==> design.v <==
`timescale 10ns/1ns
module servo( input clk, input rst, output reg PWM, input [1:0]boton_cambiar_grados );
integer contador;
integer frecuencia;
integer auxContador;
reg C;
always@(posedge clk) begin
if (rst) begin
	PWM<=0;
	contador<=0;
end else begin
PWM<=~boton_cambiar_grados;
	auxContador=auxContador+1;
	if(boton_cambiar_grados==1)
		begin
				contador<= contador +1;                      
				if (contador< 75_000) 
				begin
					PWM <= 1;
				end
				else
				if (contador < 1_900_000)  
				begin
				PWM <= 0;
				end
	end			
	else if(boton_cambiar_grados==2)
		begin
				contador<= contador +1;                      
				if (contador<150_000)  
				begin
					PWM <= 1;
				end
				else
				if (contador < 1_850_000)  
				begin
				PWM <= 0;
				end
	end	
	else if(boton_cambiar_grados==3)
		begin
				contador<= contador +1;                      
				if (contador<240_000)	 
				begin
					PWM <= 1;
				end
				else
				if (contador < 1_800_000)  
				begin
				PWM <= 0;
				end
	end
	if(contador >=2_100_000)  
	begin
		contador <= 0;
	end			
end
end
 endmodule 
module ultrasonido1(input ultra, input clk, input rst, input echo, output reg done, output reg trigger, output reg [15:0] distance);
	parameter divH = 1000; 
	parameter divL = 2000;
	integer countF;
	integer countEcho;
	always @(posedge clk) begin 
		if (rst | ultra) 
		begin 
			countF <= 0;
			trigger <= 0;
		end 
		else 
		begin
			countF <= countF +1;  
			if (countF < divH+1)
				trigger <= 1;
			else
			if (countF < divL+1)
				trigger <= 0;
			else 
				countF <= 0;
		end
	end
	always @(posedge clk) begin
		if (rst) begin
			countEcho <= 0;
			done <= 0;
			distance <= 0;
		end
		else if (echo == 1) begin
			countEcho <= countEcho +1;
			done <= 0;
		end
		else
		begin
			if (echo == 0 & countEcho != 0)	
				distance <= (~countEcho*340)/2000000;
				countEcho <=0;
				done <= 1; 	
		end
	end
endmodule
`timescale 10ns/1ns
 module radar(  input clk, input rst, input echo, input [1:0] boton_cambiar_grados, output done, output trigger,
 output [15:0] distance, output PWM, input ultra);
 servo   servo( .clk (clk), .rst(rst), .PWM(PWM), .boton_cambiar_grados(boton_cambiar_grados));
 ultrasonido1 ultrasonido2( .ultra(ultra), .clk(clk), .rst(rst),  .echo(echo), .done(done), .trigger(trigger),.distance(distance));
 endmodule
==> run.sh <==
#!/bin/bash
# the make line also repeats each setting of config.mk as NAME=value (left out here)
make -C /OpenROAD-flow-scripts/flow DESIGN_CONFIG=/design/flow/config.mk WORK_HOME=/design/flow/orfs CLKGATE_MAP_FILE= finish
==> config.mk <==
export PLATFORM = sky130hd
export DESIGN_NAME = radar
export DESIGN_NICKNAME = radar
export VERILOG_FILES = /design/flow/design.v
export SDC_FILE = /design/flow/constraint.sdc
export NUM_CORES = 4
export LEC_CHECK = 0
export CAP_MARGIN = 20
export CELL_PAD_IN_SITES_GLOBAL_PLACEMENT = 1
export CORE_ASPECT_RATIO = 0.5
export CORE_MARGIN = 2
export CORE_UTILIZATION = 58
export CTS_CLUSTER_DIAMETER = 57
export CTS_CLUSTER_SIZE = 93
export GPL_ROUTABILITY_DRIVEN = 1
export PLACE_DENSITY = 0.61
export SETUP_SLACK_MARGIN = -0.7
export SLEW_MARGIN = 20
export TNS_END_PERCENT = 25
==> constraint.sdc <==
create_clock -name core_clock -period 39.6 [get_ports {clk}]
set_input_delay 7.9200 -clock core_clock [delete_from_list [all_inputs] [get_ports {clk}]]
set_output_delay 7.9200 -clock core_clock [all_outputs]
set_load 0.01 [all_outputs]
==> job_summary.md, run 1 <==
### Yosys + OpenROAD results

| Metric | Value |
|---|---|
| Status | `timing/DRC/antenna clean` |
| Startpoint Class | `flop` |
| Resized cells post-CTS | `0` |
| Worst Hold End | `ultrasonido2.distance[14]` |
| Clk sinks | `115` |
| Synth top cells by count | `307 x nor2_1, 187 x nand2_1, 185 x xnor2_1` |
| Setup-failing EPs final | `0` |
| Initial antenna violation count | `0` |
| Post-synthesis instance total | `2,725` |
| Ys flops | `115` |
| Post-Syn Nets | `2,888` |
| Clock transition at path regs | `0.06 ns` |
| Hold_sp | `ultrasonido2.distance[14]` |
| Synth area leaders | `dfxtp_1 11%, xnor2_1 8.0%, ha_1 6.8%` |
| FF-to-FF End | `ultrasonido2.distance[10]` |
| Simple share | `27.5%` |
| Max Cap Violations | `0` |
| Crit path max-delay family | `AND-OR/OR-AND gates` |
| Yosys warning total | `2` |
| Num CTS Buffers | `17` |
| Routed WL | `62,300 um` |
| Post-synth EDFFs | `0` |
| Adder share | `11.4%` |
| Register share after synthesis | `11.3%` |
| Post-route DRC | `0` |
| I/O pin total | `25` |
| Pre-CTS setup slack | `17.32 ns` |
| CTS tree | `built` |
| Max-area cell share | `11.3%` |
| Flop-to-flop setup slack | `16.56 ns` |
| H-Tree Level Count | `4` |
| DR pass1 iterations | `6` |
| Critical Path AT | `23.32 ns` |
| Gr usage total | `33.7%` |
| Synth cell types | `143` |
| Die H | `136 um` |
| Post-route setup TNS | `0 ns` |
| Slew HR | `27.9%` |
| Clk_skew | `0.00856 ns` |
| Critical Path Max Stage Delay | `0.93 ns` |
| Area leader, netlist | `dfxtp_1` |
| Critical Path RT | `39.88 ns` |
| Vias per Instance | `6.62` |
| Cell Area, Synth | `20,300 um^2` |
| Post-synth ARST share | `0%` |
| Clk latency of the worst-skew pair | `0.43 ns` |
| Pins Over Slew Limit | `0` |
| Crit-path most repeated cell | `nor2_1` |
| Unrepaired setup endpoints after global routing | `false` |
| Clk buf depth | `2` |
| Critical path capture point type | `flop` |
| Worst Setup EP | `ultrasonido2.distance[10]` |
| Crit path depth | `64` |
| Setup slack after layout | `16.56 ns` |
| Via count | `21,000` |
| CP bufs+invs | `3` |
| Final period util | `58.2%` |
| First-pass GRT wire length | `100,000 um` |
| Number of port buffers | `24` |
| Commonest flop | `dfxtp_1` |
| Number of diodes | `0` |
| R2R cell count | `64` |
| Die W | `269 um` |
| CP startpoint | `ultrasonido2.countEcho[6]` |
| Yosys cell count | `2,725` |
| Maximum fanout along the worst path | `46` |
| Wire per inst | `19.6 um` |
| Synth mux share | `1.66%` |
| Hold Buf Count CTS | `0` |
| Number of global-route vias before repair | `19,000` |
| Largest net degree at the start of global routing | `47` |
| Root Driver | `clkbuf_16` |
| Hold Vio Cnt, Final | `0` |
| Worst hold margin | `0.453 ns` |
| Hold Path Stages | `2` |
| Worst Tran Pin Value | `1.07 ns` |
| Xor/xnor share | `12.2%` |
| Layout area overhead | `5.61%` |
| Avg Synthesized Cell Area | `7.45 um^2` |
| Worst hold path type | `flop to flop` |
| Count of tool warnings | `32` |
| WS Path Type | `flop to flop` |
| Reg2Reg Launch Point | `ultrasonido2.countEcho[6]` |
| Fmax | `43.4 MHz` |
| Yosys stat chip area | `20,300 um^2` |
| Floorplan row count | `48` |
| Nets | `2,846` |
| Count leader, synth | `nor2_1` |
| Ao+oa area frac | `30.3%` |
| Final ANT Viol Nets | `0` |
| Fin crit period | `23.04 ns` |
| Core area | `34,500 um^2` |
| CP max-delay cell | `a211oi_1` |
| Post-CTS Setup Inserts | `0` |
| Gr ovfl total | `0` |
| Init Core Util | `58.9%` |
| Initial DRC Count | `1,988` |
| Final Wtd Congestion | `0.942` |
| Die area | `36,600 um^2` |
| Dpl hpwl | `49,500 um` |
| Top non-seq family | `AND-OR/OR-AND gates` |
## per-layer routing
layer | GRT usage, % | part of all wire (%) | wire length [um] | vias to the layer above
li1 | - | - | - | 10100
met5 | 0 | 0 | 0 | -
met2 | 55.0 | 45 | 28100 | 826
met4 | 10.5 | 2.6 | 1610 | 0
met1 | 46.3 | 46 | 28600 | 9956
met3 | 4.29 | 6.4 | 4000 | 126
## per-stage QoR
| stage | area [um^2] | utilization (%) | instances |
|---|---|---|---|
| global placement | 20800 | 60.4 | 3139 |
| CTS | 21400 | 62.2 | 3171 |
| detailed placement | 20800 | 60.4 | 3139 |
| floorplan | 20300 | - | 2725 |
| global route | 21400 | 62.2 | 3171 |
| finish | 21400 | 62.2 | 3171 |
## area by class of cell
cell class	count	area, um^2
Multi-Input combinational cell	2330	16900
Fill cell	3316	13000
Sequential cell	115	2300
Inverter	173	649
Tap cell	475	594
Clock buffer	22	484
Timing Repair Buffer	46	405
Clock inverter	10	123
==> run 2, diff against run 1 <==
ABC_AREA = 1   (was not set)
CELL_PAD_IN_SITES_GLOBAL_PLACEMENT = not set   (was 1)
CORE_ASPECT_RATIO = not set   (was 0.5)
CORE_UTILIZATION = 69   (was 58)
CTS_CLUSTER_DIAMETER = 219   (was 57)
CTS_CLUSTER_SIZE = 48   (was 93)
GPL_ROUTABILITY_DRIVEN = not set   (was 1)
HOLD_SLACK_MARGIN = 0.29   (was not set)
PLACE_DENSITY = not set   (was 0.61)
PLACE_DENSITY_LB_ADDON = 0.19   (was not set)
SETUP_SLACK_MARGIN = -0.9   (was -0.7)
SLEW_MARGIN = 0   (was 20)
TNS_END_PERCENT = 5   (was 25)
clock period = 13.8 ns   (was 39.6 ns; I/O delays follow)
==> run 2 against run 1 <==
Compared with the run above: the run now fails in global routing; synthesized cell count up 37%; area after synthesis up 9.6%; die size fell by 8.0%.
==> job_summary.md, run 2 <==
### Flow metrics

| Metric | Value |
|---|---|
| Adder share | `10.4%` |
| Post-synth ARST share | `0%` |
| Count leader, synth | `nand2_1` |
| Yosys warning total | `2` |
| Post-Syn Nets | `3,894` |
| Die H | `183 um` |
| Num CTS Buffers | `17` |
| Cell Area, Placed | `28,400 um^2` |
| Die W | `183 um` |
| Gr usage total | `91.4%` |
| Avg Synthesized Cell Area | `5.96 um^2` |
| Area leader, netlist | `nand2_1` |
| Top non-seq family | `simple AND/OR/NAND/NOR gates` |
| Failing step | `global routing` |
| Root Driver | `clkbuf_16` |
| Clk sinks | `115` |
| Xor/xnor share | `4.51%` |
| Register share after synthesis | `10.4%` |
| Synth cell types | `68` |
| Post-synth EDFFs | `0` |
| Hold Buf Count CTS | `0` |
| Final Wtd Congestion | `1.06` |
| Commonest flop | `dfxtp_1` |
| Init Core Util | `70.3%` |
| Max-area cell share | `16.8%` |
| Ao+oa area frac | `6.35%` |
| Gr ovfl total | `819` |
| Yosys stat chip area | `22,200 um^2` |
| Synth top cells by count | `995 x nand2_1, 530 x inv_1, 392 x nand3_1, 392 x nor2_1, 206 x nand2_2` |
| Synth mux share | `0%` |
| Post-synthesis instance total | `3,731` |
| Yosys cell count | `3,731` |
| Simple share | `54.6%` |
| Cell Area, Synth | `22,200 um^2` |
| Error msg | `[ERROR GRT-0116] Global routing finished with congestion. Check the congestion regions in the DRC Viewer.` |
| I/O pin total | `25` |
| Clk buf depth | `2` |
| Dpl hpwl | `65,900 um` |
| Floorplan row count | `65` |
| Core area | `31,600 um^2` |
| Die area | `33,700 um^2` |
| Number of port buffers | `24` |
| Ys flops | `115` |
| Synth area leaders | `nand2_1 17%, dfxtp_1 10%, inv_1 8.9%` |
| Status | `did not finish` |
| H-Tree Level Count | `4` |
## run 2: per-layer routing
layer  global-route usage, %  overflow
met4                    98.2       239
met5                    53.9         2
met3                    81.5        20
met1                    86.9        24
met2                     105       534
## run 2: timing repair
item                                    4_1_cts
endpoints found under the setup margin       16
pin swaps                                    30
gates cloned                                  6
hold endpoints to repair                      0
gates resized                               125
setup buffers                                23
## run 2: stage by stage
step / hold WS [ns] / TNS, ns / std cells / worst slack (ns)
3_5_place_dp: 0.453 / -30.06 / 4902 / -2.15
4_1_cts: 0.489 / -23.99 / 4963 / -1.73
3_3_place_gp: 0.430 / -12.11 / 4902 / -1.01
2_1_floorplan: 0.417 / -1.43 / 3731 / -0.354
==> run 3, diff against run 2 <==
CORE_UTILIZATION = 72   (was 69)
CTS_CLUSTER_DIAMETER = not set   (was 219)
CTS_CLUSTER_SIZE = not set   (was 48)
HOLD_SLACK_MARGIN = 0.3   (was 0.29)
PLACE_DENSITY_LB_ADDON = 0.2   (was 0.19)
SETUP_SLACK_MARGIN = 4.72   (was -0.9)
SLEW_MARGIN = 20   (was 0)
clock period = 16.3 ns   (was 13.8 ns; I/O delays follow)
==> run 3 against run 2 <==
Compared with the run above: the flow again stops in global routing; die size is 4.1% lower; area after synthesis stayed put; synthesized cell count unchanged.
==> job_summary.md, run 3 <==
### Flow metrics

| Metric | Value |
|---|---|
| Status | `did not finish` |
| Failing step | `global routing` |
| Error msg | `[ERROR GRT-0116] Global routing finished with congestion. Check the congestion regions in the DRC Viewer.` |
| Simple share | `54.6%` |
| Register share after synthesis | `10.4%` |
| Post-synth ARST share | `0%` |
| Ao+oa area frac | `6.35%` |
| Yosys stat chip area | `22,200 um^2` |
| Clk sinks | `115` |
| Commonest flop | `dfxtp_1` |
| Final Wtd Congestion | `1.08` |
| Max-area cell share | `16.8%` |
| Pre-CTS setup slack | `-1.01 ns` |
| Ys flops | `115` |
| Top non-seq family | `simple AND/OR/NAND/NOR gates` |
| Gr usage total | `76.8%` |
| Init Core Util | `72.9%` |
| Number of port buffers | `24` |
| Synth cell types | `68` |
| Core area | `30,500 um^2` |
| Post-Syn Nets | `3,894` |
| Synth area leaders | `nand2_1 17%, dfxtp_1 10%, inv_1 8.9%` |
| H-Tree Level Count | `4` |
| Post-synth EDFFs | `0` |
| Gr ovfl total | `13` |
| Xor/xnor share | `4.51%` |
| Floorplan row count | `64` |
| Clk buf depth | `2` |
| Area leader, netlist | `nand2_1` |
| Synth top cells by count | `995 x nand2_1, 530 x inv_1, 392 x nand3_1, 392 x nor2_1, 206 x nand2_2` |
| Num CTS Buffers | `17` |
| Adder share | `10.4%` |
| I/O pin total | `25` |
| Die H | `180 um` |
| Yosys warning total | `2` |
| Avg Synthesized Cell Area | `5.96 um^2` |
| Count leader, synth | `nand2_1` |
| Die W | `180 um` |
| Post-synthesis instance total | `3,731` |
| Dpl hpwl | `49,900 um` |
| Die area | `32,300 um^2` |
| Hold Buf Count CTS | `0` |
| Yosys cell count | `3,731` |
| Synth mux share | `0%` |
| Cell Area, Synth | `22,200 um^2` |
| Root Driver | `clkbuf_16` |
## run 3: stage by stage
| stage | instances | setup TNS (ns) | hold slack (ns) | area, um^2 |
|---|---|---|---|---|
| CTS | 4441 | 0 | 0.452 | 28100 |
| global placement | 4147 | -0.671 | 0.433 | 22800 |
| detailed placement | 4147 | -8.24 | 0.459 | 22800 |
| floorplan | 3731 | 0 | 0.417 | 22300 |
## run 3: what timing repair did
item,4_1_cts
buffers inserted,233
resized,587
cloned,29
pin swaps,267
endpoints found under the setup margin,16
## run 3: layer usage
layer | overflow | global-route usage [%]
met5 | 0 | 35.0
met4 | 7 | 78.4
met3 | 0 | 64.1
met2 | 6 | 93.0
met1 | 0 | 74.3
==> run 4, diff against run 3 <==
CORE_UTILIZATION = 69   (was 72)
CTS_CLUSTER_DIAMETER = 219   (was not set)
CTS_CLUSTER_SIZE = 98   (was not set)
HOLD_SLACK_MARGIN = 0.29   (was 0.3)
PLACE_DENSITY_LB_ADDON = 0.19   (was 0.2)
SETUP_SLACK_MARGIN = 3.9   (was 4.72)
clock period = 13.5 ns   (was 16.3 ns; I/O delays follow)
==> run 4 against run 3 <==
Compared with the run above: die size increased by 4.2%; the run again fails in global routing; area after synthesis unchanged; synthesized cell count unchanged.
==> job_summary.md, run 4 <==
### Flow metrics

| Metric | Value |
|---|---|
| Dpl hpwl | `69,300 um` |
| Synth top cells by count | `995 x nand2_1, 530 x inv_1, 392 x nand3_1, 392 x nor2_1, 206 x nand2_2` |
| Cell Area, Placed | `28,700 um^2` |
| Placed cell count | `4,932` |
| Die W | `183 um` |
| Avg Synthesized Cell Area | `5.96 um^2` |
| Core area | `31,600 um^2` |
| Ys flops | `115` |
| Die H | `183 um` |
| Ao+oa area frac | `6.35%` |
| Error msg | `[ERROR GRT-0116] Global routing finished with congestion. Check the congestion regions in the DRC Viewer.` |
| Yosys cell count | `3,731` |
| Synth mux share | `0%` |
| Synth area leaders | `nand2_1 17%, dfxtp_1 10%, inv_1 8.9%` |
| Root Driver | `clkbuf_16` |
| Num CTS Buffers | `17` |
| Gr usage total | `97.4%` |
| Register share after synthesis | `10.4%` |
| Clk sinks | `115` |
| Max-area cell share | `16.8%` |
| Yosys warning total | `2` |
| Number of port buffers | `24` |
| Simple share | `54.6%` |
| Floorplan row count | `65` |
| Failing step | `global routing` |
| Count leader, synth | `nand2_1` |
| Init Core Util | `70.3%` |
| Post-synth EDFFs | `0` |
| Area leader, netlist | `nand2_1` |
| Adder share | `10.4%` |
| Synth cell types | `68` |
| Status | `did not finish` |
| Post-Syn Nets | `3,894` |
| Yosys stat chip area | `22,200 um^2` |
| Top non-seq family | `simple AND/OR/NAND/NOR gates` |
| I/O pin total | `25` |
| Clk buf depth | `2` |
| Gr ovfl total | `1,788` |
| Die area | `33,700 um^2` |
| Final Wtd Congestion | `1.08` |
| Cell Area, Synth | `22,200 um^2` |
| H-Tree Level Count | `4` |
| Commonest flop | `dfxtp_1` |
| Post-synthesis instance total | `3,731` |
| Post-synth ARST share | `0%` |
| Xor/xnor share | `4.51%` |
## run 4: repair_timing
item | in CTS
cloned | 10
resized | 127
pin swaps | 45
buffers inserted | 33
hold buffers | 0
endpoints found under the setup margin | 16
## run 4: routing by layer
layer / GRT overflow / global-route usage, %
met3: 42 / 83.3
met4: 448 / 107
met1: 37 / 88.3
met2: 1259 / 118
met5: 2 / 67.0
## run 4: per-stage QoR
step | util, % | hold slack [ns] | setup TNS, ns | setup WS (ns)
2_1_floorplan | - | 0.417 | -2.91 | -0.512
4_1_cts | 95.4 | 0.480 | -31.38 | -2.26
3_3_place_gp | 90.7 | 0.431 | -15.50 | -1.21
3_5_place_dp | 90.7 | 0.445 | -37.78 | -2.70
==> run 5, diff against run 4 <==
CORE_UTILIZATION = 72   (was 69)
CTS_CLUSTER_DIAMETER = 316   (was 219)
CTS_CLUSTER_SIZE = 99   (was 98)
HOLD_SLACK_MARGIN = not set   (was 0.29)
PLACE_DENSITY = 0.36   (was not set)
PLACE_DENSITY_LB_ADDON = not set   (was 0.19)
SETUP_SLACK_MARGIN = 4.84   (was 3.9)
TNS_END_PERCENT = 15   (was 5)
clock period = 16.8 ns   (was 13.5 ns; I/O delays follow)
==> run 5 against run 4 <==
Compared with the run above: the run again fails in global routing; area after synthesis is the same; synthesized cell count is the same; die size is 4.1% lower.
==> job_summary.md, run 5 <==
### Flow metrics

| Metric | Value |
|---|---|
| Max-area cell share | `16.8%` |
| Core area | `30,500 um^2` |
| H-Tree Level Count | `4` |
| Die H | `180 um` |
| Ao+oa area frac | `6.35%` |
| Synth mux share | `0%` |
| Xor/xnor share | `4.51%` |
| Number of port buffers | `24` |
| Commonest flop | `dfxtp_1` |
| Error msg | `[ERROR GRT-0116] Global routing finished with congestion. Check the congestion regions in the DRC Viewer.` |
| Yosys warning total | `2` |
| Die area | `32,300 um^2` |
| Ys flops | `115` |
| Yosys stat chip area | `22,200 um^2` |
| Clk buf depth | `2` |
| Final Wtd Congestion | `1.09` |
| Cell Area, Synth | `22,200 um^2` |
| Area leader, netlist | `nand2_1` |
| Cell Area, Placed | `22,900 um^2` |
| Dpl hpwl | `51,300 um` |
| Init Core Util | `72.9%` |
| Simple share | `54.6%` |
| Post-Syn Nets | `3,894` |
| Num CTS Buffers | `17` |
| Post-synthesis instance total | `3,731` |
| Failing step | `global routing` |
| Post-synth EDFFs | `0` |
| Hold Buf Count CTS | `0` |
| Register share after synthesis | `10.4%` |
| Clk sinks | `115` |
| Count leader, synth | `nand2_1` |
| Placed cell count | `4,129` |
| Root Driver | `clkbuf_16` |
| Status | `did not finish` |
| Die W | `180 um` |
| Yosys cell count | `3,731` |
| Avg Synthesized Cell Area | `5.96 um^2` |
| Adder share | `10.4%` |
| Synth top cells by count | `995 x nand2_1, 530 x inv_1, 392 x nand3_1, 392 x nor2_1, 206 x nand2_2` |
| I/O pin total | `25` |
| Post-synth ARST share | `0%` |
| Synth area leaders | `nand2_1 17%, dfxtp_1 10%, inv_1 8.9%` |
| Gr usage total | `74.9%` |
| Gr ovfl total | `154` |
| Top non-seq family | `simple AND/OR/NAND/NOR gates` |
| Floorplan row count | `64` |
| Synth cell types | `68` |
| Pre-CTS setup slack | `-0.262 ns` |
## run 5: what timing repair did
item | 4_1_cts
pin swaps | 296
resized | 627
setup buffers | 256
gates cloned | 30
setup endpoints to repair | 16
## run 5: metal layers
metal / track usage, % / overflow
met4: 80.0 / 70
met5: 15.1 / 1
met1: 73.5 / 1
met3: 54.0 / 4
met2: 96.4 / 78
## run 5: stage by stage
step / hold slack [ns]
global placement: 0.429
detailed placement: 0.437
floorplan: 0.417
CTS: 0.454
==> run 6, diff against run 5 <==
CTS_CLUSTER_DIAMETER = not set   (was 316)
CTS_CLUSTER_SIZE = 10   (was 99)
PLACE_DENSITY = not set   (was 0.36)
PLACE_DENSITY_LB_ADDON = 0.05   (was not set)
SETUP_SLACK_MARGIN = -0.74   (was 4.84)
clock period = 15.9 ns   (was 16.8 ns; I/O delays follow)
==> run 6 against run 5 <==
Compared with the run above: the layout now fails its checks (negative setup slack); die size is the same; area after synthesis is the same; synthesized cell count is the same.
==> job_summary.md, run 6 <==
### Yosys + OpenROAD results

| Metric | Value |
|---|---|
| Status | `complete, but fails checks` |
| Blocking Checks | `negative setup slack` |
| Gr ovfl total | `0` |
| Logic cell area | `18,100 um^2` |
| Yosys cell count | `3,731` |
| Pins Over Slew Limit | `0` |
| CP startpoint | `ultrasonido2.countEcho[16]` |
| Crit path max-delay family | `simple AND/OR/NAND/NOR gates` |
| Reg2Reg Launch Point | `ultrasonido2.countEcho[16]` |
| Fin crit period | `16.37 ns` |
| First-pass GRT wire length | `105,000 um` |
| FF-to-FF End | `ultrasonido2.distance[8]` |
| Setup slack after layout | `-0.466 ns` |
| Crit path depth | `119` |
| Count leader, synth | `nand2_1` |
| Via count | `25,800` |
| Hold Path Stages | `1` |
| Hold Vio Cnt, Final | `0` |
| H-Tree Level Count | `4` |
| Routed WL | `70,100 um` |
| DR pass1 iterations | `12` |
| R2R cell count | `119` |
| Count of tool warnings | `31` |
| Adder share | `10.4%` |
| Synth mux share | `0%` |
| Die area | `32,300 um^2` |
| Post-synth EDFFs | `0` |
| Cell Area, Synth | `22,200 um^2` |
| CP max-delay cell | `fa_1` |
| Fmax | `61.1 MHz` |
| Root Driver | `clkbuf_16` |
| Area leader, netlist | `nand2_1` |
| Number of port buffers | `24` |
| Layout area overhead | `15.1%` |
| Vias per Instance | `5.97` |
| Simple share | `54.6%` |
| Crit-path most repeated cell | `nand2_1` |
| Dpl hpwl | `51,100 um` |
| Clk sinks | `115` |
| Worst hold margin | `0.445 ns` |
| Synth cell types | `68` |
| Fillers | `1,989` |
| I/O pin total | `25` |
| Final ANT Viol Nets | `0` |
| Clk buf depth | `2` |
| Die H | `180 um` |
| CP bufs+invs | `21` |
| Register share after synthesis | `10.4%` |
| Commonest flop | `dfxtp_1` |
| Startpoint Class | `flop` |
| Final Core Density | `83.9%` |
| Initial DRC Count | `2,862` |
| Critical path capture point type | `flop` |
| Number of diodes | `0` |
| Floorplan row count | `64` |
| Top non-seq family | `simple AND/OR/NAND/NOR gates` |
| Setup-failing EPs final | `8` |
| Slew HR | `38.5%` |
| Area taken by flip-flops and latches | `2320 um^2` |
| Worst hold path type | `flop to flop` |
| Die W | `180 um` |
| Post-route DRC | `0` |
| Largest net degree at the start of global routing | `33` |
| Synth area leaders | `nand2_1 17%, dfxtp_1 10%, inv_1 8.9%` |
| Number of global-route vias before repair | `23,400` |
| Initial antenna violation count | `0` |
| CTS tree | `built` |
| Post-synth ARST share | `0%` |
| Pre-CTS setup slack | `-0.936 ns` |
| Final Wtd Congestion | `1.03` |
| Hold_sp | `ultrasonido2.countEcho[18]` |
| Clock transition at path regs | `0.06 ns` |
| Ao+oa area frac | `6.35%` |
| Clk_skew | `0.0121 ns` |
| Ys flops | `115` |
| Nets | `4,075` |
| Max-area cell share | `16.8%` |
| Wire per inst | `16.2 um` |
| Worst Hold End | `ultrasonido2.countEcho[18]` |
| WS Path Type | `flop to flop` |
| Init Core Util | `72.9%` |
| Critical Path RT | `16.19 ns` |
| Num CTS Buffers | `17` |
| Critical Path Max Stage Delay | `0.54 ns` |
| Critical Path AT | `16.65 ns` |
| Max Cap Violations | `0` |
| Worst Tran Pin Value | `0.917 ns` |
| Flop-to-flop setup slack | `-0.47 ns` |
| Clk latency of the worst-skew pair | `0.43 ns` |
| Post-synthesis instance total | `3,731` |
| Maximum fanout along the worst path | `17` |
| Core area | `30,500 um^2` |
| Yosys warning total | `2` |
| Final period util | `103%` |
| Yosys stat chip area | `22,200 um^2` |
| Synth top cells by count | `995 x nand2_1, 530 x inv_1, 392 x nand3_1, 392 x nor2_1, 206 x nand2_2` |
| Xor/xnor share | `4.51%` |
| Gr usage total | `37.7%` |
| Avg Synthesized Cell Area | `5.96 um^2` |
| Post-Syn Nets | `3,894` |
| Worst Setup EP | `ultrasonido2.distance[8]` |
## run 6: repair_timing
item / 4_1_cts / 5_1_grt
pin swaps: 2 / 65
gates cloned: 1 / 18
resized: 4 / 266
hold buffers: 0 / 0
setup buffers: 2 / 82
endpoints found under the setup margin: 4 / 16
## run 6: layer usage
layer	up-vias	wire [um]	global-route usage [%]
li1	12200	-	-
met1	11700	26400	44.2
met2	1518	33400	67.2
met3	437	6120	6.02
met4	0	4110	17.6
met5	-	0	0
## run 6: through the flow
step           instance area, um^2  setup TNS (ns)  std cells
6_report                     25600           -1.90       4321
5_1_grt                      25600          -14.49       4321
4_1_cts                      23700           -4.81       4229
3_5_place_dp                 23100           -7.46       4194
3_3_place_gp                 23100           -1.05       4194
2_1_floorplan                22200               0       3731
## run 6: area by class of cell
cell class	count	area share, %
inverter	624	9.44
clock buffer	18	1.72
timing repair buffer	202	6.65
clock inverter	14	0.645
multi-input combinational	2952	70.6
sequential	115	9.05
tap	396	1.94
==> run 7, diff against run 6 <==
CELL_PAD_IN_SITES_GLOBAL_PLACEMENT = 0   (was not set)
CORE_ASPECT_RATIO = 1.78   (was not set)
CTS_CLUSTER_DIAMETER = 393   (was not set)
CTS_CLUSTER_SIZE = not set   (was 10)
GPL_ROUTABILITY_DRIVEN = 0   (was not set)
HOLD_SLACK_MARGIN = 0.28   (was not set)
PLACE_DENSITY_LB_ADDON = 0.01   (was 0.05)
SETUP_SLACK_MARGIN = not set   (was -0.74)
TNS_END_PERCENT = 95   (was 15)
clock period = 15.7 ns   (was 15.9 ns; I/O delays follow)
==> run 7 against run 6 <==
Compared with the run above: synthesized cell count unchanged; die size increased by 0.18%; the run now fails in global routing; area after synthesis unchanged.
==> job_summary.md, run 7 <==
### Flow metrics

| Metric | Value |
|---|---|
| Core area | `30,300 um^2` |
| Adder share | `10.4%` |
| I/O pin total | `25` |
| Die W | `136 um` |
| Simple share | `54.6%` |
| Cell Area, Synth | `22,200 um^2` |
| Clk buf depth | `2` |
| Error msg | `[ERROR GRT-0116] Global routing finished with congestion. Check the congestion regions in the DRC Viewer.` |
| Num CTS Buffers | `17` |
| Xor/xnor share | `4.51%` |
| Avg Synthesized Cell Area | `5.96 um^2` |
| Synth top cells by count | `995 x nand2_1, 530 x inv_1, 392 x nand3_1, 392 x nor2_1, 206 x nand2_2` |
| Yosys stat chip area | `22,200 um^2` |
| Gr ovfl total | `15` |
| Post-synth ARST share | `0%` |
| Register share after synthesis | `10.4%` |
| Post-synthesis instance total | `3,731` |
| Yosys cell count | `3,731` |
| Ys flops | `115` |
| Ao+oa area frac | `6.35%` |
| Synth area leaders | `nand2_1 17%, dfxtp_1 10%, inv_1 8.9%` |
| Status | `did not finish` |
| Max-area cell share | `16.8%` |
| H-Tree Level Count | `4` |
| Root Driver | `clkbuf_16` |
| Synth mux share | `0%` |
| Cell Area, Placed | `23,400 um^2` |
| Gr usage total | `54.1%` |
| Number of port buffers | `24` |
| Post-synth EDFFs | `0` |
| Die H | `238 um` |
| Init Core Util | `73.3%` |
| Area leader, netlist | `nand2_1` |
| Failing step | `global routing` |
| Die area | `32,400 um^2` |
| Dpl hpwl | `59,500 um` |
| Post-Syn Nets | `3,894` |
| Clk sinks | `115` |
| Synth cell types | `68` |
| Floorplan row count | `85` |
| Hold Buf Count CTS | `0` |
| Top non-seq family | `simple AND/OR/NAND/NOR gates` |
| Yosys warning total | `2` |
| Count leader, synth | `nand2_1` |
| Commonest flop | `dfxtp_1` |
## run 7: through the flow
step | worst slack, ns | setup TNS (ns) | std cells | hold slack, ns
floorplan | 1.55 | 0 | 3731 | 0.417
global placement | -0.361 | -1.73 | 4225 | 0.432
detailed placement | -0.846 | -8.49 | 4225 | 0.440
CTS | 0.00285 | 0 | 4275 | 0.455
## run 7: per-layer routing
layer  GRT usage [%]  GRT overflow
met2            83.0             3
met5            5.87             0
met4            56.5            12
met3            29.2             0
met1            47.8             0
## run 7: repair_timing
| action | CTS |
|---|---|
| pin swaps | 21 |
| gates cloned | 7 |
| setup buffers | 11 |
| endpoints found under the setup margin | 16 |
| gates resized | 81 |
==> run 8, diff against run 7 <==
ABC_AREA = 0   (was 1)
CELL_PAD_IN_SITES_GLOBAL_PLACEMENT = 1   (was 0)
CORE_ASPECT_RATIO = 1.6   (was 1.78)
CORE_UTILIZATION = 40   (was 72)
CTS_CLUSTER_DIAMETER = 179   (was 393)
CTS_CLUSTER_SIZE = 59   (was not set)
GPL_TIMING_DRIVEN = 0   (was not set)
HOLD_SLACK_MARGIN = 0.05   (was 0.28)
PLACE_DENSITY_LB_ADDON = not set   (was 0.01)
SLEW_MARGIN = 35   (was 20)
TNS_END_PERCENT = 35   (was 95)
clock period = 25.0 ns   (was 15.7 ns; I/O delays follow)
==> run 8 against run 7 <==
Compared with the run above: synthesized cell count is 27% lower; the run now finishes clean; die size is 63% higher; area after synthesis fell by 8.7%.
==> job_summary.md, run 8 <==
### Yosys + OpenROAD results

| Metric | Value |
|---|---|
| Status | `timing/DRC/antenna clean` |
| Die W | `182 um` |
| Avg Synthesized Cell Area | `7.45 um^2` |
| Fin crit period | `22.76 ns` |
| Critical Path Max Stage Delay | `0.80 ns` |
| CP bufs+invs | `12` |
| Yosys warning total | `2` |
| Clk_skew | `0.0149 ns` |
| Post-route setup TNS | `0 ns` |
| GR met1 Demand/Resource | `26.8%` |
| Final period util | `91.0%` |
| Cell Area, Synth | `20,300 um^2` |
| Count leader, synth | `nor2_1` |
| Root Driver | `clkbuf_16` |
| CP startpoint | `ultrasonido2.countEcho[15]` |
| Post-synth ARST share | `0%` |
| Hold Vio Cnt, Final | `0` |
| Fmax | `43.9 MHz` |
| Xor/xnor share | `12.2%` |
| First-pass GRT wire length | `116,000 um` |
| Reg2Reg Launch Point | `ultrasonido2.countEcho[15]` |
| I/O pin total | `25` |
| Area taken by flip-flops and latches | `2300 um^2` |
| Number of diodes | `0` |
| DR pass1 iterations | `5` |
| Register share after synthesis | `11.3%` |
| Count of tool warnings | `32` |
| Setup-failing EPs final | `0` |
| Vias per Instance | `6.17` |
| Initial DRC Count | `1,173` |
| Critical Path AT | `23.06 ns` |
| H-Tree Level Count | `4` |
| Synth top cells by count | `307 x nor2_1, 187 x nand2_1, 185 x xnor2_1` |
| Wire per inst | `21.7 um` |
| Ys flops | `115` |
| Worst Setup EP | `ultrasonido2.distance[10]` |
| Fillers | `5,349` |
| Number of global-route vias before repair | `20,900` |
| Top non-seq family | `AND-OR/OR-AND gates` |
| Clk buf depth | `2` |
| Simple share | `27.5%` |
| Clk sinks | `115` |
| Clk latency of the worst-skew pair | `0.43 ns` |
| Yosys cell count | `2,725` |
| Gr usage total | `27.9%` |
| Num CTS Buffers | `17` |
| CP max-delay cell | `a211oi_1` |
| WS Path Type | `flop to flop` |
| Post-synth EDFFs | `0` |
| Worst hold path type | `flop to flop` |
| Die H | `289 um` |
| Critical Path RT | `25.30 ns` |
| Initial antenna violation count | `0` |
| Dpl hpwl | `61,700 um` |
| Synth mux share | `1.66%` |
| CTS tree | `built` |
| Slew HR | `38.0%` |
| Critical path capture point type | `flop` |
| Hold Path Stages | `1` |
| Max-area cell share | `11.3%` |
| Flop-to-flop setup slack | `2.24 ns` |
| Floorplan row count | `104` |
| Crit path max-delay family | `AND-OR/OR-AND gates` |
| Cell Area, Placed | `21,400 um^2` |
| Number of port buffers | `23` |
| Area leader, netlist | `dfxtp_1` |
| Commonest flop | `dfxtp_1` |
| Most used routing layer | `met2` |
| Final ANT Viol Nets | `0` |
| Maximum fanout along the worst path | `10` |
| R2R cell count | `70` |
| Met2 Track Usage GR | `55.8%` |
| Post-CTS Setup Inserts | `0` |
| Synth area leaders | `dfxtp_1 11%, xnor2_1 8.0%, ha_1 6.8%` |
| Layout area overhead | `8.17%` |
| Routed WL | `74,200 um` |
| Clock transition at path regs | `0.06 ns` |
| Resized cells post-CTS | `0` |
| Hold Buf Count CTS | `0` |
| Yosys stat chip area | `20,300 um^2` |
| Startpoint Class | `flop` |
| Pins Over Slew Limit | `0` |
| GRT met3 Usage | `3.10%` |
| Post-route DRC | `0` |
| Final Cell Area | `21,900 um^2` |
| Core area | `50,200 um^2` |
| Adder share | `11.4%` |
| Via count | `21,100` |
| Ao+oa area frac | `30.3%` |
| Max Cap Violations | `0` |
| Logic cell area | `16,900 um^2` |
| Post-Syn Nets | `2,888` |
| Init Core Util | `40.4%` |
| Gr ovfl total | `0` |
| Post-synthesis instance total | `2,725` |
| Crit path depth | `70` |
| Nets | `2,932` |
| Synth cell types | `143` |
| Largest net degree at the start of global routing | `17` |
| Worst Tran Pin Value | `0.924 ns` |
| FF-to-FF End | `ultrasonido2.distance[10]` |
| Die area | `52,600 um^2` |
| Hold_sp | `ultrasonido2.distance[11]` |
| Unrepaired setup endpoints after global routing | `false` |
| Worst Hold End | `ultrasonido2.distance[11]` |
-- run 8: metrics by stage --
| step | utilization (%) | hold slack, ns | std cells | setup slack (ns) |
|---|---|---|---|---|
| after detailed placement | 42.6 | 0.448 | 3386 | 2.49 |
| after floorplan | - | 0.438 | 2725 | 7.72 |
| after global placement | 42.4 | 0.446 | 3384 | 2.37 |
| after global routing | 43.7 | 0.470 | 3418 | 0.818 |
| after CTS | 43.6 | 0.461 | 3418 | 2.40 |
| final | 43.7 | 0.457 | 3418 | 2.24 |
-- run 8: cell type report --
cell class	instances	share of cell area, %
clock buffer	21	2.10
multi-input combinational	2330	77.2
buffer	107	2.15
sequential	115	10.5
timing repair buffer	25	1.12
inverter	173	2.96
tap	636	3.63
clock inverter	11	0.359
-- run 8: layer usage --
layer  vias up  routed length, um
met5         -                  0
met4         0               4940
met3       206               2330
met2       532              40800
met1     10100              26200
li1      10200                  -
==> run 9, diff against run 8 <==
ABC_AREA = 1   (was 0)
CAP_MARGIN = 10   (was 20)
CELL_PAD_IN_SITES_DETAIL_PLACEMENT = 2   (was not set)
CORE_ASPECT_RATIO = 1.34   (was 1.6)
CORE_MARGIN = 8   (was 2)
CORE_UTILIZATION = 28   (was 40)
CTS_CLUSTER_DIAMETER = 331   (was 179)
CTS_CLUSTER_SIZE = 36   (was 59)
GPL_ROUTABILITY_DRIVEN = 1   (was 0)
GPL_TIMING_DRIVEN = 1   (was 0)
HOLD_SLACK_MARGIN = not set   (was 0.05)
MAX_ROUTING_LAYER = met4   (was not set)
PLACE_DENSITY_LB_ADDON = 0.01   (was not set)
SLEW_MARGIN = 0   (was 35)
TNS_END_PERCENT = 60   (was 35)
clock period = 29.1 ns   (was 25.0 ns; I/O delays follow)
==> run 9 against run 8 <==
Compared with the run above: maximum frequency is 4.3% higher; clock skew is 0.0026 ns higher; via count is 11% higher; cell count is 39% higher; die size is 69% higher.
==> job_summary.md, run 9 <==
### Yosys + OpenROAD results

| Metric | Value |
|---|---|
| Fillers | `9,918` |
| Commonest flop | `dfxtp_1` |
| Final period util | `75.0%` |
| Slew HR | `38.1%` |
| Post-CTS Setup Inserts | `0` |
| Final Core Density | `30.2%` |
| Pins Over Slew Limit | `0` |
| WS Path Type | `flop to flop` |
| Yosys cell count | `3,731` |
| Nets | `3,886` |
| Synth top cells by count | `995 x nand2_1, 530 x inv_1, 392 x nand3_1, 392 x nor2_1, 206 x nand2_2` |
| Hold Vio Cnt, Final | `0` |
| Init Core Util | `28.3%` |
| Layout area overhead | `6.93%` |
| Worst hold path type | `flop to flop` |
| Setup-failing EPs final | `0` |
| DR pass1 iterations | `5` |
| Post-route DRC | `0` |
| Critical Path RT | `29.38 ns` |
| FF-to-FF End | `ultrasonido2.distance[8]` |
| Die W | `259 um` |
| First-pass GRT wire length | `143,000 um` |
| Number of port buffers | `24` |
| Top non-seq family | `simple AND/OR/NAND/NOR gates` |
| Core area | `78,600 um^2` |
| Vias per Instance | `4.93` |
| Synth cell types | `68` |
| Worst Tran Pin Value | `0.927 ns` |
| Logic cell area | `16,900 um^2` |
| R2R cell count | `114` |
| Max-area cell share | `16.8%` |
| Max Cap Violations | `0` |
| Final ANT Viol Nets | `0` |
| Post-synth EDFFs | `0` |
| I/O pin total | `25` |
| Cell Area, Placed | `23,100 um^2` |
| Area taken by flip-flops and latches | `2300 um^2` |
| Gr ovfl total | `0` |
| Unrepaired setup endpoints after global routing | `false` |
| Crit path max-delay family | `simple AND/OR/NAND/NOR gates` |
| Register share after synthesis | `10.4%` |
| Crit-path most repeated cell | `nand2_1` |
| Reg2Reg Launch Point | `ultrasonido2.countEcho[6]` |
| Crit path depth | `114` |
| Floorplan row count | `119` |
| Critical path capture point type | `flop` |
| Startpoint Class | `flop` |
| Hold Buf Count CTS | `0` |
| Resized cells post-CTS | `0` |
| Xor/xnor share | `4.51%` |
| H-Tree Level Count | `4` |
| Fmax | `45.8 MHz` |
| Dpl hpwl | `78,200 um` |
| Yosys warning total | `2` |
| Routed WL | `89,400 um` |
| Initial antenna violation count | `0` |
| Post-Syn Nets | `3,894` |
| Avg Synthesized Cell Area | `5.96 um^2` |
| Number of global-route vias before repair | `26,100` |
| Gr usage total | `20.5%` |
| Ao+oa area frac | `6.35%` |
| Status | `timing/DRC/antenna clean` |
| Post-synthesis instance total | `3,731` |
| Clk sinks | `115` |
| Critical Path Max Stage Delay | `0.81 ns` |
| Initial DRC Count | `646` |
| Area leader, netlist | `nand2_1` |
| Worst Setup EP | `ultrasonido2.distance[8]` |
| Clk latency of the worst-skew pair | `0.43 ns` |
| Simple share | `54.6%` |
| Cell Area, Synth | `22,200 um^2` |
| CP bufs+invs | `15` |
| Hold_sp | `ultrasonido2.countF[0]` |
| CP startpoint | `ultrasonido2.countEcho[6]` |
| Final Wtd Congestion | `0.879` |
| Count of tool warnings | `31` |
| Post-route setup TNS | `0 ns` |
| Largest net degree at the start of global routing | `52` |
| Adder share | `10.4%` |
| CP max-delay cell | `nand3_2` |
| Hold Path Stages | `1` |
| Synth mux share | `0%` |
| Synth area leaders | `nand2_1 17%, dfxtp_1 10%, inv_1 8.9%` |
| Clk buf depth | `2` |
| Post-synth ARST share | `0%` |
| Yosys stat chip area | `22,200 um^2` |
| Critical Path AT | `22.10 ns` |
| Die H | `342 um` |
| Maximum fanout along the worst path | `51` |
| Num CTS Buffers | `17` |
| Final Cell Area | `23,800 um^2` |
| Via count | `23,500` |
| Worst Hold End | `ultrasonido2.countF[0]` |
| Wire per inst | `18.8 um` |
| Clk_skew | `0.0175 ns` |
| Flop-to-flop setup slack | `7.28 ns` |
| Fin crit period | `21.82 ns` |
| Die area | `88,800 um^2` |
| Ys flops | `115` |
| Root Driver | `clkbuf_16` |
| CTS tree | `built` |
| Count leader, synth | `nand2_1` |
| Clock transition at path regs | `0.07 ns` |
==> run 9: area by class of cell <==
class / instances / area share (%)
Antenna cell: 1 / 0.0105
Clock buffer: 20 / 1.92
Tap cell: 1028 / 5.41
Clock inverter: 12 / 0.711
Multi-Input combinational cell: 2934 / 70.9
Timing Repair Buffer: 31 / 1.23
Inverter: 624 / 10.1
Sequential cell: 115 / 9.69
==> run 9: through the flow <==
step / setup WS, ns / hold slack (ns) / std cells
finish: 7.28 / 0.454 / 4765
global route: 5.24 / 0.487 / 4764
CTS: 7.01 / 0.464 / 4764
detailed placement: 7.09 / 0.448 / 4732
global placement: 7.87 / 0.440 / 4732
floorplan: 14.95 / 0.417 / 3731
==> run 9: routing by layer <==
metal,GRT usage (%),part of all wire (%),vias to the layer above
li1,-,-,11700
met1,21.7,41,11500
met2,40.4,56,156
met3,1.10,0.77,96
met4,5.33,2.6,0
met5,-,0,-
